Design Module_Wrapper, start of the top module:
module Module_Wrapper (
    input logic ACLK,
    input logic ARESETN,
    input  logic [31:0] AWADDR,
    input  logic AWVALID,
    output logic AWREADY,
    input  logic [31:0] WDATA,
    input  logic WVALID,
    output logic WREADY,
    output logic [1:0] BRESP,
    output logic BVALID,
    input  logic BREADY,
    output logic [1:0] SS,
    output logic MOSI,
    output logic SCLK,
    input  logic MISO
);
For scale: about 3000 cells after synthesis, roughly 900 flip-flops, about 35000 sq um of cells after synthesis.
Settings: LEC_CHECK=0, ABC_AREA=1, CAP_MARGIN=20, CORE_MARGIN=2, CORE_UTILIZATION=72, CTS_CLUSTER_DIAMETER=367, SLEW_MARGIN=20; clock period 2.15 ns.
run.sh (not shown) runs the stock make flow with config.mk's settings and CLKGATE_MAP_FILE=.
The baseline finished with setup timing left.
Rerun with:
Settings changed: ABC_AREA 1 to unset, CORE_UTILIZATION 72 to 40, CTS_CLUSTER_DIAMETER 367 to unset.
Clock period 2.15 ns to 7.0 ns, I/O delays scaled along.
After rerunning:
- Now the flow went through all stages and came out clean
- design area decreases by 2.4%
- via count decreases by about 27%
- first-iteration DRC count decreases by about 60%
- area after synthesis decreases by 2.5%
- wire length decreases by 15%
- register-to-register slack improved by 3.9 ns
- non-clock buffer count decreases by 67

---

Module_Wrapper again, from the RTL that the note above started with.
clock: 2.14 ns
lec_check: 0
abc_area: 1
cap_margin: 20
core_margin: 2
core_utilization: 72
cts_cluster_size: 92
place_density_lb_addon: 0.2
setup_slack_margin: -0.11
slew_margin: 20
The starting point completed, yet does not pass: setup timing.
Rerun with:
- CTS_CLUSTER_DIAMETER: not set -> 101
- CTS_CLUSTER_SIZE: 92 -> not set
- PLACE_DENSITY_LB_ADDON: 0.2 -> not set
- SETUP_SLACK_MARGIN: -0.11 -> not set
- clock period: 2.14 -> 4.74 ns (I/O delays scaled with it)
=> The new run produced a clean layout; core utilization falls by 2.7 points; clock skew falls by 0.0042 ns; worst setup slack gets better by 1.4 ns; routed wire length falls by a little under a tenth; critical path depth falls by 1.

---

Starting RTL as in the previous note.
clock: 2.15 ns
lec_check: 0
abc_area: 1
cap_margin: 20
core_margin: 2
core_utilization: 69
setup_slack_margin: 0.56
slew_margin: 20
The first run finished but fails on setup timing.
Change:
ABC_AREA = default   (was 1)
CORE_UTILIZATION = 65   (was 69)
SETUP_SLACK_MARGIN = default   (was 0.56)
clock period = 3.56 ns   (was 2.15 ns; I/O delays follow)
After rerunning:
- With this change the flow finished with timing, DRC and antenna clean
- critical path depth decreases by 10
- design area shrinks by 13%
- routed wire length went down by 42%
Change:
CORE_UTILIZATION = 8   (was 65)
clock period = 10.8 ns   (was 3.56 ns; I/O delays follow)
The changed run went through all stages and came out clean.
Global-route usage drops by 23 points.
Cell count rose to 2.8 times its value.
Worst setup slack is better by 5.5 ns.
Clock skew grows by 0.049 ns.
Critical path depth is lower by 1.

---

main:
Starting RTL as in the previous note.
clock: 7.0 ns
lec_check: 0
cap_margin: 20
cell_pad_in_sites_detail_placement: 2
cell_pad_in_sites_global_placement: 3
core_aspect_ratio: 0.57
core_margin: 5
core_utilization: 48
cts_cluster_diameter: 34
gpl_routability_driven: 0
gpl_timing_driven: 1
max_routing_layer: met4
slew_margin: 20
tns_end_percent: 95
Relative to main, the following input files were edited for the feature branch:
Settings: a deleted TNS_END_PERCENT that had been 95; a change of CORE_UTILIZATION from 48 to 40; a change of GPL_TIMING_DRIVEN from 1 to 0; a change of CELL_PAD_IN_SITES_GLOBAL_PLACEMENT from 3 to 1; a deleted CELL_PAD_IN_SITES_DETAIL_PLACEMENT that had been 2; a deleted CORE_ASPECT_RATIO that had been 0.57; a deleted GPL_ROUTABILITY_DRIVEN that had been 0; a deleted MAX_ROUTING_LAYER that had been met4; a change of CORE_MARGIN from 5 to 2.
==> results <==
The feature branch vs. main: largest net degree at the start of global routing now sits lower, count of inserted antenna diode cells now sits lower, final area now sits higher.

---

Starting RTL as in the previous note.
Settings: LEC_CHECK=0, CAP_MARGIN=20, CORE_MARGIN=2, CORE_UTILIZATION=67, SETUP_SLACK_MARGIN=1.41, SLEW_MARGIN=20; clock period 5.16 ns.
Rerun with:
- ABC_AREA: not set -> 1
- CORE_UTILIZATION: 67 -> 72
- SETUP_SLACK_MARGIN: 1.41 -> not set
- clock period: 5.16 -> 10.8 ns (I/O delays scaled with it)
=>
- The changed run produced a clean layout
- worst setup slack gains 4300 ps
- total power went down by 52%
- design area climbs by 0.90%
Rerun with:
- ABC_AREA: 1 -> not set
- CORE_UTILIZATION: 72 -> 29
- clock period: 10.8 -> 3.86 ns (I/O delays scaled with it)
After rerunning: The new run completed without violations; utilization came out lower by 47 points; design area came out higher by about 2.6%; total power came out higher to 2.8 times its value; sequential cell count stays the same.
Rerun with:
- CORE_UTILIZATION: 29 -> 70
- SETUP_SLACK_MARGIN: not set -> 0.55
- clock period: 3.86 -> 2.18 ns (I/O delays scaled with it)
Now the flow ran to the end with violations: setup timing.
Final area came out higher by a few percent.
Worst setup slack gets worse by 730 ps.
Routed wire length came out higher by a quarter to a third.
Non-clock buffer count came out higher by 121.
Register-to-register slack gets worse by 1300 ps.
Sequential power came out higher by well over a third.
Rerun with:
- ABC_AREA: not set -> 1
- PLACE_DENSITY_LB_ADDON: not set -> 0.23
- SETUP_SLACK_MARGIN: 0.55 -> 0.7
- clock period: 2.18 -> 2.35 ns (I/O delays scaled with it)
Effect: The new run finished but fails on setup timing. Wire length went up by 57%. Sequential cell count stays the same. Clock power went down by about 5%. Global-route usage went up by 5.2 points. Non-clock buffer count went up by 106.
Rerun with:
- PLACE_DENSITY_LB_ADDON: 0.23 -> not set
- SETUP_SLACK_MARGIN: 0.7 -> -0.1
- clock period: 2.35 -> 2.19 ns (I/O delays scaled with it)
The new run finished with setup timing left.
Critical path depth rises by 2.
Cell count fell by 4.6%.
Routed wire length goes down by about 46%.
Non-clock buffer count is lower by 173.
Area after synthesis is unchanged.
Utilization falls by 9.0 points.
Die area stays the same.

---

== build 14 ==
Starting RTL as in the previous note.
// Module_Wrapper
module Module_Wrapper (
    input logic ACLK,
    input logic ARESETN,
    input  logic [31:0] AWADDR,
    input  logic AWVALID,
    output logic AWREADY,
    input  logic [31:0] WDATA,
    input  logic WVALID,
    output logic WREADY,
    output logic [1:0] BRESP,
    output logic BVALID,
    input  logic BREADY,
    output logic [1:0] SS,
    output logic MOSI,
    output logic SCLK,
    input  logic MISO
);
    logic sclk_int, sclk_tick;
    logic fready_full, fready_empty;
    logic wr_en, rd_en;
    logic [31:0] tx_data_bus, ss_data_bus;
    logic [31:0] fifo_tx_out, fifo_ss_out;
    logic [33:0] data_to_master;
    logic go, dready, sresp;
    logic tx_full, tx_empty, ss_full, ss_empty;
    FDIVIDER fdiv_inst (
        .ACLK(ACLK),
        .RESTN(ARESETN),
        .SCLK(sclk_int),
        .TICK(sclk_tick)
    );
    AXI_SLAVE axi_inst (
        .ACLK(ACLK),
        .ARESETN(ARESETN),
        .AWADDR(AWADDR), .AWVALID(AWVALID), .AWREADY(AWREADY),
        .WDATA(WDATA), .WVALID(WVALID), .WREADY(WREADY),
        .BRESP(BRESP), .BVALID(BVALID), .BREADY(BREADY),
        .FREADY_full(fready_full),
        .wr_en(wr_en),
        .Tx_data_out(tx_data_bus),
        .SS_data_out(ss_data_bus)
    );
    Async_Tx_FIFO tx_fifo_inst (
        .ACLK(ACLK),
        .SCLK(sclk_tick),
        .rst_n(ARESETN),
        .data_in(tx_data_bus),
        .wr_en(wr_en),
        .rd_en(rd_en),
        .data_out(fifo_tx_out),
        .full(tx_full),
        .empty(tx_empty)
    );
    Async_SS_FIFO ss_fifo_inst (
        .ACLK(ACLK),
        .SCLK(sclk_tick),
        .rst_n(ARESETN),
        .data_in(ss_data_bus),
        .wr_en(wr_en),
        .rd_en(rd_en),
        .data_out(fifo_ss_out),
        .full(ss_full),
        .empty(ss_empty)
    );
    FIFO_MANAGER fifo_mgmt_inst (
        .Tx_full(tx_full), .SS_full(ss_full),
        .Tx_empty(tx_empty), .SS_empty(ss_empty),
        .FREADY_full(fready_full), .FREADY_empty(fready_empty)
    );
    DATA_BUFFER dbuff_inst (
  ...
==> flow/config.mk <==
export PLATFORM = sky130hd
export DESIGN_NAME = Module_Wrapper
export DESIGN_NICKNAME = Module_Wrapper
export VERILOG_FILES = /design/flow/design.v
export SDC_FILE = /design/flow/constraint.sdc
export NUM_CORES = 4
export LEC_CHECK = 0
export ABC_AREA = 1
export CAP_MARGIN = 0
export CELL_PAD_IN_SITES_DETAIL_PLACEMENT = 0
export CORE_MARGIN = 2
export CORE_UTILIZATION = 72
export CTS_CLUSTER_DIAMETER = 384
export CTS_CLUSTER_SIZE = 15
export GPL_ROUTABILITY_DRIVEN = 0
export MAX_ROUTING_LAYER = met5
export PLACE_DENSITY_LB_ADDON = 0.06
export SETUP_SLACK_MARGIN = 0.62
export SLEW_MARGIN = 20
export TNS_END_PERCENT = 80
==> flow/constraint.sdc <==
create_clock -name core_clock -period 2.14 [get_ports {ACLK}]
set_input_delay 0.4280 -clock core_clock [delete_from_list [all_inputs] [get_ports {ACLK}]]
set_output_delay 0.4280 -clock core_clock [all_outputs]
set_load 0.01 [all_outputs]
The final report for build 14 shows a completed flow and a layout that fails verification, specifically setup timing.
Edits applied to the flow inputs when going from build 14 to build 81:
# build 14
export LEC_CHECK = 0
export ABC_AREA = 1
export CAP_MARGIN = 0
export CELL_PAD_IN_SITES_DETAIL_PLACEMENT = 0
export CORE_MARGIN = 2
export CORE_UTILIZATION = 72
export CTS_CLUSTER_DIAMETER = 384
export CTS_CLUSTER_SIZE = 15
export GPL_ROUTABILITY_DRIVEN = 0
export MAX_ROUTING_LAYER = met5
export PLACE_DENSITY_LB_ADDON = 0.06
export SETUP_SLACK_MARGIN = 0.62
export SLEW_MARGIN = 20
export TNS_END_PERCENT = 80
create_clock -name core_clock -period 2.14 [get_ports {ACLK}]
# build 81
export LEC_CHECK = 0
export ABC_AREA = 0
export CAP_MARGIN = 40
export CORE_MARGIN = 2
export CORE_UTILIZATION = 70
export CTS_CLUSTER_SIZE = 17
export PLACE_DENSITY = 0.39
export SETUP_SLACK_MARGIN = 0.55
export SLEW_MARGIN = 20
create_clock -name core_clock -period 2.14 [get_ports {ACLK}]
Findings:
- Finished, but not clean: build 81, with setup timing.
- In build 14 the implementation completed, yet the final layout does not meet the checks, the culprit being setup timing.
- Changes observed in build 81 relative to build 14: final design instance area without fill now sits lower, initial standard-cell utilization of the core fell by 1.9 points, number of buffer and inverter instances along the worst setup path picked up an extra 3.
#### Input delta (build 84 over build 81)
# build 81
export LEC_CHECK = 0
export ABC_AREA = 0
export CAP_MARGIN = 40
export CORE_MARGIN = 2
export CORE_UTILIZATION = 70
export CTS_CLUSTER_SIZE = 17
export PLACE_DENSITY = 0.39
export SETUP_SLACK_MARGIN = 0.55
export SLEW_MARGIN = 20
create_clock -name core_clock -period 2.14 [get_ports {ACLK}]
# build 84
export LEC_CHECK = 0
export ABC_AREA = 1
export CAP_MARGIN = 20
export CORE_MARGIN = 2
export CORE_UTILIZATION = 72
export CTS_CLUSTER_SIZE = 15
export PLACE_DENSITY_LB_ADDON = 0.29
export SETUP_SLACK_MARGIN = -0.11
export SLEW_MARGIN = 20
create_clock -name core_clock -period 2.14 [get_ports {ACLK}]
==> results <==
- In build 84 the implementation ran to completion but is not tape-out ready, as the final checks report setup timing.
- The flow for build 81 finished, though final verification flagged setup timing.
- Per the comparison of build 84 with build 81, synthesized area grew by 2.5%; distinct cell type count after synthesis shrank by 26%; clock-buffer cell count shrank by 1.7%; wire length shrank by about 11%.
- On global-route met3 utilization, the lower figure sits with build 84, not build 81.
- The number of buffers other than clock buffers in the final layout reported for build 84 is smaller than that of build 81 by 101.
- Sort build 84 and build 81 by post-layout period usage of the worst path, descending, and build 81 comes first.
- Synthesized area divided by synthesized cell count, build 84 vs build 81: down by more than a quarter
- Against build 81 as the reference, build 84 delivers a higher all-layer global routing usage.
- [compare] base=build 81 new=build 84: arrival time of data at the critical path endpoint now smaller; setup slack increased by 72 ps relative to the old numbers.
Relative to build 84, the following input files were edited for build 44:
# build 84
export LEC_CHECK = 0
export ABC_AREA = 1
export CAP_MARGIN = 20
export CORE_MARGIN = 2
export CORE_UTILIZATION = 72
export CTS_CLUSTER_SIZE = 15
export PLACE_DENSITY_LB_ADDON = 0.29
export SETUP_SLACK_MARGIN = -0.11
export SLEW_MARGIN = 20
create_clock -name core_clock -period 2.14 [get_ports {ACLK}]
# build 44
export LEC_CHECK = 0
export ABC_AREA = 1
export CAP_MARGIN = 20
export CORE_MARGIN = 2
export CORE_UTILIZATION = 72
export CTS_CLUSTER_SIZE = 79
export SETUP_SLACK_MARGIN = -0.1
export SLEW_MARGIN = 20
create_clock -name core_clock -period 2.14 [get_ports {ACLK}]
## What came out
Looking at leakage power figure across both flows, build 44 is the stronger of the two, with build 84 trailing. Diff build 84..build 44 | simple logic cell fraction of the synthesized area | negligible. Build 44 against build 84: sequential power share now smaller, aggregate global-route resource usage went down 3.3 points, via count of the first global-routing pass went down, register fraction of the total cell area climbed 0.52 points. Between build 84 and build 44, worst hold slack is higher for build 84, build 44 comes in under that. Summary: with build 84 as the reference, final cell area excluding filler cells in build 44 moved down slightly. Build 44 vs build 84: portion of total power attributed to the clock network up. Sort build 84 and build 44 by layout filler cell count asc -> top: build 84. Ran to the end and failed final checks on setup timing: build 44.
Edits applied to the flow inputs when going from build 44 to build 52:
# build 44
export LEC_CHECK = 0
export ABC_AREA = 1
export CAP_MARGIN = 20
export CORE_MARGIN = 2
export CORE_UTILIZATION = 72
export CTS_CLUSTER_SIZE = 79
export SETUP_SLACK_MARGIN = -0.1
export SLEW_MARGIN = 20
create_clock -name core_clock -period 2.14 [get_ports {ACLK}]
# build 52
export LEC_CHECK = 0
export CAP_MARGIN = 20
export CORE_MARGIN = 2
export CORE_UTILIZATION = 72
export SETUP_SLACK_MARGIN = -0.11
export SLEW_MARGIN = 20
create_clock -name core_clock -period 2.14 [get_ports {ACLK}]
Findings:
- Status build 52: flow complete, layout not clean - setup timing
- The post-place instance area of build 52 is lower than that of build 44.
- Build 52 vs. build 44: combinational power saw a decrease; clock period minus final worst setup slack saw an increase.
- Die size, build 52 and build 44, lower one = build 52.
- Build 52 vs build 44 — number of multi-input combinational cells dropped by more than a quarter
- Width of the die, build 52 and build 44, higher one = build 44.
- Tightest slew margin relative to the limit improves in build 52 relative to build 44.
- Re maximum number of pins on one net before global-route repair: build 52 and build 44 aren't equal, and the lower value belongs to build 52.
- On build 52: number of antenna violations at the first check in global routing is 1 lower than what build 44 gave.
- Build 52 consumes less power than build 44 does.
- Wire length: higher on build 44
### build 52 -> build 55
# build 52
export LEC_CHECK = 0
export CAP_MARGIN = 20
export CORE_MARGIN = 2
export CORE_UTILIZATION = 72
export SETUP_SLACK_MARGIN = -0.11
export SLEW_MARGIN = 20
create_clock -name core_clock -period 2.14 [get_ports {ACLK}]
# build 55
export LEC_CHECK = 0
export ABC_AREA = 1
export CAP_MARGIN = 20
export CORE_MARGIN = 2
export CORE_UTILIZATION = 70
export CTS_CLUSTER_SIZE = 17
export SETUP_SLACK_MARGIN = 0.55
export SLEW_MARGIN = 20
create_clock -name core_clock -period 2.14 [get_ports {ACLK}]
Findings:
The runs compared here, build 55 and build 52, all ended either early or with open violations.
Going from build 52 to build 55, the yosys synthesis chip area was found to have gone up by 850 um^2.
Of the two values seen for highest metal layer with signal wires, met4 was produced by build 52 and met5 by build 55.
Delta (build 55 minus build 52): final cell count higher; maximum fanout encountered on the critical timing path climbed 6; internal cell power -0.75%; area of all placed cells without fillers increased by 8.3% relative to the old numbers; instance tally after logic synthesis shows an increase of 1064.
Taking build 52 as the reference, in build 55 number of vias after detailed routing moved up, worst vdd rail ir drop moved down, sequential fraction of total cell area moved down.
Count of clock-buffer cells in the layout in build 55 is 1 above build 52.
Build 55: critical path buffer and inverter count is 6 higher than what build 52 reported.
Power is estimated from default activity; no workload was simulated.
